==> run M <==
Design mm_gcd, start of the top module:
module mm_gcd (
    clock,
    reset,
    a,
    b,
    c,
    start,
    finished
);
Settings: LEC_CHECK=0, ABC_AREA=1, CAP_MARGIN=20, CELL_PAD_IN_SITES_DETAIL_PLACEMENT=2, CELL_PAD_IN_SITES_GLOBAL_PLACEMENT=1, CORE_MARGIN=2, CORE_UTILIZATION=56, CTS_CLUSTER_DIAMETER=376, CTS_CLUSTER_SIZE=71, GPL_TIMING_DRIVEN=0, HOLD_SLACK_MARGIN=0.12, MIN_ROUTING_LAYER=met2, PLACE_DENSITY_LB_ADDON=0.18, SLEW_MARGIN=20; clock period 5.0 ns.
run.sh (not shown) runs the stock make flow with config.mk's settings and CLKGATE_MAP_FILE=.
==> run B (differences from run M) <==
==> flow/config.mk (replaced) <==
export PLATFORM = sky130hd
export DESIGN_NAME = mm_gcd
export DESIGN_NICKNAME = mm_gcd
export VERILOG_FILES = /design/flow/design.v
export SDC_FILE = /design/flow/constraint.sdc
export NUM_CORES = 4
export LEC_CHECK = 0
export CAP_MARGIN = 20
export CORE_MARGIN = 2
export CORE_UTILIZATION = 40
export SLEW_MARGIN = 20
==> notes <==
- Run M ended with an error in 3_3_place_gp (FLW-0024). Run B passed the timing, DRC and antenna checks.
- Between run B and run M, the lower synthesized cell count is in run B (gap about 34%, measured against run M).
- Between run M and run B, the lower die area is in run M (gap about 19%, measured against run B).
- Area after synthesis: run M is larger than run B (about 13%).


==> v33: inputs <==
==> flow/design.v <==
`timescale 1ns/10ps
module mm_gcd (
    clock,
    reset,
    a,
    b,
    c,
    start,
    finished
);
input clock;
input reset;
input [31:0] a;
input [31:0] b;
output [31:0] c;
reg [31:0] c;
input start;
output finished;
reg finished;
reg [31:0] y;
reg [31:0] x;
always @(posedge clock) begin: MM_GCD_RTL
    if (reset == 0) begin
        y <= 0;
        x <= 0;
        finished <= 1;
        c <= 0;
    end
    else begin
        if (start) begin
            finished <= 1'b0;
            x <= a;
            y <= b;
        end
        else begin
            if ((y == 0)) begin
                finished <= 1'b1;
                c <= x;
            end
            else if ((x > y)) begin
                x <= (x - y);
            end
            else begin
                y <= (y - x);
            end
        end
    end
end
endmodule
==> flow/run.sh <==
#!/bin/bash
# the make line also repeats each setting of config.mk as NAME=value (left out here)
make -C /OpenROAD-flow-scripts/flow DESIGN_CONFIG=/design/flow/config.mk WORK_HOME=/design/flow/orfs CLKGATE_MAP_FILE= finish
==> flow/config.mk <==
export PLATFORM = sky130hd
export DESIGN_NAME = mm_gcd
export DESIGN_NICKNAME = mm_gcd
export VERILOG_FILES = /design/flow/design.v
export SDC_FILE = /design/flow/constraint.sdc
export NUM_CORES = 4
export LEC_CHECK = 0
export ABC_AREA = 1
export CAP_MARGIN = 20
export CORE_MARGIN = 2
export CORE_UTILIZATION = 72
export CTS_CLUSTER_DIAMETER = 109
export PLACE_DENSITY_LB_ADDON = 0.0
export SETUP_SLACK_MARGIN = 0.24
export SLEW_MARGIN = 20
export TNS_END_PERCENT = 5
==> flow/constraint.sdc <==
create_clock -name core_clock -period 1.03 [get_ports {clock}]
set_input_delay 0.2060 -clock core_clock [delete_from_list [all_inputs] [get_ports {clock}]]
set_output_delay 0.2060 -clock core_clock [all_outputs]
set_load 0.01 [all_outputs]
==> v37: changes against v33 <==
- ABC_AREA: 1 -> unset
- CTS_CLUSTER_DIAMETER: 109 -> 36
- CTS_CLUSTER_SIZE: unset -> 50
- PLACE_DENSITY_LB_ADDON: 0.0 -> 0.04
- SETUP_SLACK_MARGIN: 0.24 -> unset
- TNS_END_PERCENT: 5 -> unset
==> flow/constraint.sdc (replaced) <==
create_clock -name core_clock -period 4.7 [get_ports {clock}]
set_input_delay 0.9400 -clock core_clock [delete_from_list [all_inputs] [get_ports {clock}]]
set_output_delay 0.9400 -clock core_clock [all_outputs]
set_load 0.01 [all_outputs]
==> v10: changes against v33 <==
- CORE_UTILIZATION: 72 -> 70
- CTS_CLUSTER_DIAMETER: 109 -> 236
- PLACE_DENSITY_LB_ADDON: 0.0 -> unset
- SETUP_SLACK_MARGIN: 0.24 -> 0.5
- TNS_END_PERCENT: 5 -> unset
==> flow/constraint.sdc (replaced) <==
create_clock -name core_clock -period 3.42 [get_ports {clock}]
set_input_delay 0.6840 -clock core_clock [delete_from_list [all_inputs] [get_ports {clock}]]
set_output_delay 0.6840 -clock core_clock [all_outputs]
set_load 0.01 [all_outputs]
==> summary.txt <==
Logic family by area: simple AND/OR/NAND/NOR gates
Syn avg cell area: 5.72 µm²
Result of the run: timing/DRC/antenna clean
Area share of and/or/nand/nor cells after synthesis: 37.9%
Post-Syn Area: 8630 µm²
# Cells Yosys: 1509
The numbers above come from v10.

==> summary.txt <==
Result of the run: stopped before the end
Stage at which the flow ended: detailed placement
Halt Reason: [ERROR DPL-0038] Utilization greater than 100%, impossible to legalize
Syn avg cell area: 5.72 µm²
Area share of and/or/nand/nor cells after synthesis: 37.9%
Overall chip area: 12900 µm²
Initial Util: 74.6%
Post-Syn Area: 8630 µm²
Weighted congestion reported at the end of routability-driven placement: 1.12
# Cells Yosys: 1509
Number of different library cells in the post-synthesis netlist: 36
Logic family by area: simple AND/OR/NAND/NOR gates
The numbers above come from v33.

==> summary.txt <==
Result of the run: timing/DRC/antenna clean
Hpwl dp: 18400 µm
Area share of and/or/nand/nor cells after synthesis: 17.2%
Vias post-DR: 8045
Syn avg cell area: 7.65 µm²
Met1 WL: 9030 µm
The numbers above come from v37.

